==> 02-08: inputs <==
==> flow/design.v <==
`timescale 1ns / 1ps
module sparse_detector #(
    parameter WORD_SIZE = 64
)(
    input  wire [WORD_SIZE-1:0] data_in,
    output wire                 is_zero,     
    output wire                 is_sparse    
);
    assign is_zero = (data_in == {WORD_SIZE{1'b0}});
    function integer count_ones;
        input [WORD_SIZE-1:0] v;
        integer i, cnt;
        begin
            cnt = 0;
            for (i = 0; i < WORD_SIZE; i = i + 1)
                cnt = cnt + v[i];
            count_ones = cnt;
        end
    endfunction
    wire [6:0] ones_count = count_ones(data_in);
    assign is_sparse = (ones_count < (WORD_SIZE / 10));
endmodule
`timescale 1ns / 1ps
module adaptive_pe #(
    parameter integer MAX_WIDTH = 64,
    parameter integer MAX_ACC_WIDTH = 20   
)(
    input  wire                         clk,
    input  wire                         reset,
    input  wire                         ce,
    input  wire                         accumulate,
    input  wire                         test_mode,
    input  wire [2:0]                   precision_mode,
    input  wire [MAX_WIDTH-1:0]         weight_in,
    input  wire [MAX_WIDTH-1:0]         activation_in,
    input  wire [MAX_WIDTH-1:0]         mask_in,
    output reg  [MAX_ACC_WIDTH-1:0]     accumulated_sum,
    output wire                         clock_gated,
    output wire                         computation_skipped,
    output wire [2:0]                   active_precision   
);
    reg [6:0] active_bits;       
    reg [5:0] parallel_ops;      
    reg [8:0] max_value;         
    always @(*) begin
        case (precision_mode)
            3'b000: begin   
                active_bits = 7'd64;
                parallel_ops = 6'd64;
                max_value = 9'd1;
            end
            3'b001: begin   
                active_bits = 7'd64;
                parallel_ops = 6'd32;
                max_value = 9'd3;
            end
            3'b010: begin   
                active_bits = 7'd64;
                parallel_ops = 6'd16;
                max_value = 9'd15;
            end
            3'b011: begin   
                active_bits = 7'd64;
                parallel_ops = 6'd8;
                max_value = 9'd255;
            end
            default: begin   
                active_bits = 7'd64;
                parallel_ops = 6'd64;
                max_value = 9'd1;
            end
        endcase
    end
    assign active_precision = precision_mode;
    wire weight_is_zero, activation_is_zero;
    wire weight_is_sparse, activation_is_sparse;
    sparse_detector #(
        .WORD_SIZE(MAX_WIDTH)
    ) weight_detector (
        .data_in(weight_in),
        .is_zero(weight_is_zero),
        .is_sparse(weight_is_sparse)
    );
    sparse_detector #(
        .WORD_SIZE(MAX_WIDTH)
    ) activation_detector (
        .data_in(activation_in),
        .is_zero(activation_is_zero),
        .is_sparse(activation_is_sparse)
    );
    wire skip_compute = weight_is_zero || activation_is_zero;
    assign computation_skipped = skip_compute && ce;
    wire pe_enable = ce && !skip_compute;
    wire acc_enable = pe_enable || test_mode;
    assign clock_gated = !pe_enable;
    reg [MAX_ACC_WIDTH-1:0] compute_result;
    always @(*) begin
        case (precision_mode)
            3'b000: compute_result = compute_1bit();
            3'b001: compute_result = compute_2bit();
            3'b010: compute_result = compute_4bit();
            3'b011: compute_result = compute_8bit();
            default: compute_result = {MAX_ACC_WIDTH{1'b0}};
        endcase
    end
    function [MAX_ACC_WIDTH-1:0] compute_1bit;
        reg [MAX_WIDTH-1:0] xnor_result;
        integer i, count;
        begin
            xnor_result = ~(weight_in ^ activation_in) & mask_in;
            count = 0;
            for (i = 0; i < MAX_WIDTH; i = i + 1) begin
                count = count + xnor_result[i];
            end
            compute_1bit = count[MAX_ACC_WIDTH-1:0];
        end
    endfunction
    function [MAX_ACC_WIDTH-1:0] compute_2bit;
        integer i;
        reg [1:0] w, a;
        reg [3:0] product;
        integer sum;
        begin
            sum = 0;
            for (i = 0; i < 32; i = i + 1) begin
                w = weight_in[i*2 +: 2];
                a = activation_in[i*2 +: 2];
                product = w * a;   
                sum = sum + product;
            end
            compute_2bit = sum[MAX_ACC_WIDTH-1:0];
        end
    endfunction
    function [MAX_ACC_WIDTH-1:0] compute_4bit;
        integer i;
        reg [3:0] w, a;
        reg [7:0] product;
        integer sum;
        begin
            sum = 0;
            for (i = 0; i < 16; i = i + 1) begin
                w = weight_in[i*4 +: 4];
                a = activation_in[i*4 +: 4];
                product = w * a;   
                sum = sum + product;
            end
            compute_4bit = sum[MAX_ACC_WIDTH-1:0];
        end
    endfunction
    function [MAX_ACC_WIDTH-1:0] compute_8bit;
        integer i;
        reg [7:0] w, a;
        reg [15:0] product;
        integer sum;
        begin
            sum = 0;
            for (i = 0; i < 8; i = i + 1) begin
                w = weight_in[i*8 +: 8];
                a = activation_in[i*8 +: 8];
                product = w * a;   
                sum = sum + product;
            end
            compute_8bit = sum[MAX_ACC_WIDTH-1:0];
        end
    endfunction
    always @(posedge clk or posedge reset) begin
        if (reset) begin
            accumulated_sum <= {MAX_ACC_WIDTH{1'b0}};
        end else if (acc_enable) begin
            if (!accumulate) begin
                accumulated_sum <= {MAX_ACC_WIDTH{1'b0}};
            end else begin
                accumulated_sum <= accumulated_sum + compute_result;
            end
        end
    end
endmodule
==> flow/run.sh <==
#!/bin/bash
# the make line also repeats each setting of config.mk as NAME=value (left out here)
make -C /OpenROAD-flow-scripts/flow DESIGN_CONFIG=/design/flow/config.mk WORK_HOME=/design/flow/orfs CLKGATE_MAP_FILE= finish
==> flow/config.mk <==
export PLATFORM = sky130hd
export DESIGN_NAME = adaptive_pe
export DESIGN_NICKNAME = adaptive_pe
export VERILOG_FILES = /design/flow/design.v
export SDC_FILE = /design/flow/constraint.sdc
export NUM_CORES = 4
export LEC_CHECK = 0
export ABC_AREA = 1
export CAP_MARGIN = 10
export CORE_ASPECT_RATIO = 1.72
export CORE_MARGIN = 7
export CORE_UTILIZATION = 21
export CTS_CLUSTER_DIAMETER = 241
export CTS_CLUSTER_SIZE = 94
export GPL_TIMING_DRIVEN = 0
export HOLD_SLACK_MARGIN = 0.04
export PLACE_DENSITY_LB_ADDON = 0.25
export SLEW_MARGIN = 5
export TNS_END_PERCENT = 45
==> flow/constraint.sdc <==
create_clock -name core_clock -period 7.36 [get_ports {clk}]
set_input_delay 1.4720 -clock core_clock [delete_from_list [all_inputs] [get_ports {clk}]]
set_output_delay 1.4720 -clock core_clock [all_outputs]
set_load 0.01 [all_outputs]
==> inputs of 07-26, as changes to 02-08 <==
ABC_AREA = default   (was 1)
CORE_ASPECT_RATIO = default   (was 1.72)
CORE_MARGIN = 2   (was 7)
CORE_UTILIZATION = 72   (was 21)
CTS_CLUSTER_DIAMETER = default   (was 241)
CTS_CLUSTER_SIZE = 62   (was 94)
GPL_TIMING_DRIVEN = default   (was 0)
HOLD_SLACK_MARGIN = -0.08   (was 0.04)
MAX_ROUTING_LAYER = met4   (was default)
PLACE_DENSITY = 0.67   (was default)
PLACE_DENSITY_LB_ADDON = default   (was 0.25)
SLEW_MARGIN = 20   (was 5)
TNS_END_PERCENT = 5   (was 45)
==> flow/constraint.sdc (replaced) <==
create_clock -name core_clock -period 11.2 [get_ports {clk}]
set_input_delay 2.2400 -clock core_clock [delete_from_list [all_inputs] [get_ports {clk}]]
set_output_delay 2.2400 -clock core_clock [all_outputs]
set_load 0.01 [all_outputs]
==> inputs of 04-05, as changes to 02-08 <==
ABC_AREA = default   (was 1)
CAP_MARGIN = 20   (was 10)
CORE_ASPECT_RATIO = default   (was 1.72)
CORE_MARGIN = 2   (was 7)
CORE_UTILIZATION = 40   (was 21)
CTS_CLUSTER_DIAMETER = 350   (was 241)
CTS_CLUSTER_SIZE = default   (was 94)
GPL_TIMING_DRIVEN = default   (was 0)
HOLD_SLACK_MARGIN = default   (was 0.04)
PLACE_DENSITY_LB_ADDON = default   (was 0.25)
SLEW_MARGIN = 20   (was 5)
TNS_END_PERCENT = 25   (was 45)
==> flow/constraint.sdc (replaced) <==
create_clock -name core_clock -period 13.0 [get_ports {clk}]
set_input_delay 2.6000 -clock core_clock [delete_from_list [all_inputs] [get_ports {clk}]]
set_output_delay 2.6000 -clock core_clock [all_outputs]
set_load 0.01 [all_outputs]
==> inputs of 02-28, as changes to 02-08 <==
ABC_AREA = default   (was 1)
CAP_MARGIN = 20   (was 10)
CORE_ASPECT_RATIO = default   (was 1.72)
CORE_MARGIN = 3   (was 7)
CORE_UTILIZATION = 56   (was 21)
CTS_CLUSTER_SIZE = default   (was 94)
GPL_TIMING_DRIVEN = 1   (was 0)
HOLD_SLACK_MARGIN = default   (was 0.04)
SLEW_MARGIN = 20   (was 5)
==> flow/constraint.sdc (replaced) <==
create_clock -name core_clock -period 10.8 [get_ports {clk}]
set_input_delay 2.1600 -clock core_clock [delete_from_list [all_inputs] [get_ports {clk}]]
set_output_delay 2.1600 -clock core_clock [all_outputs]
set_load 0.01 [all_outputs]
==> comparison <==
04-05 went through all stages and came out clean. 02-08 reached the layout checks and failed them: setup timing. 02-28 finished but failed the layout checks on setup timing. 07-26 finished but failed the layout checks on capacitance limit, slew limit, setup timing.
Between 02-28 and 07-26, the lower first-iteration DRC count is in 02-28 (gap about 40%, measured against 07-26).
Worst setup slack: 02-08 < 07-26 < 02-28 < 04-05.
Register-to-register slack: 04-05 > 07-26 > 02-28 > 02-08.
The lowest design area belongs to 04-05, the highest to 02-08.
Of 04-05 and 02-08, 02-08 has the higher via count (gap about 10%, measured against 02-08).
Between 02-08 and 04-05, the lower clock skew is in 02-08 (gap 0.00082 ns).
Utilization: 07-26 is higher than 02-28 (17 points).
Clock-buffer cell count is the same in 04-05 and 07-26.
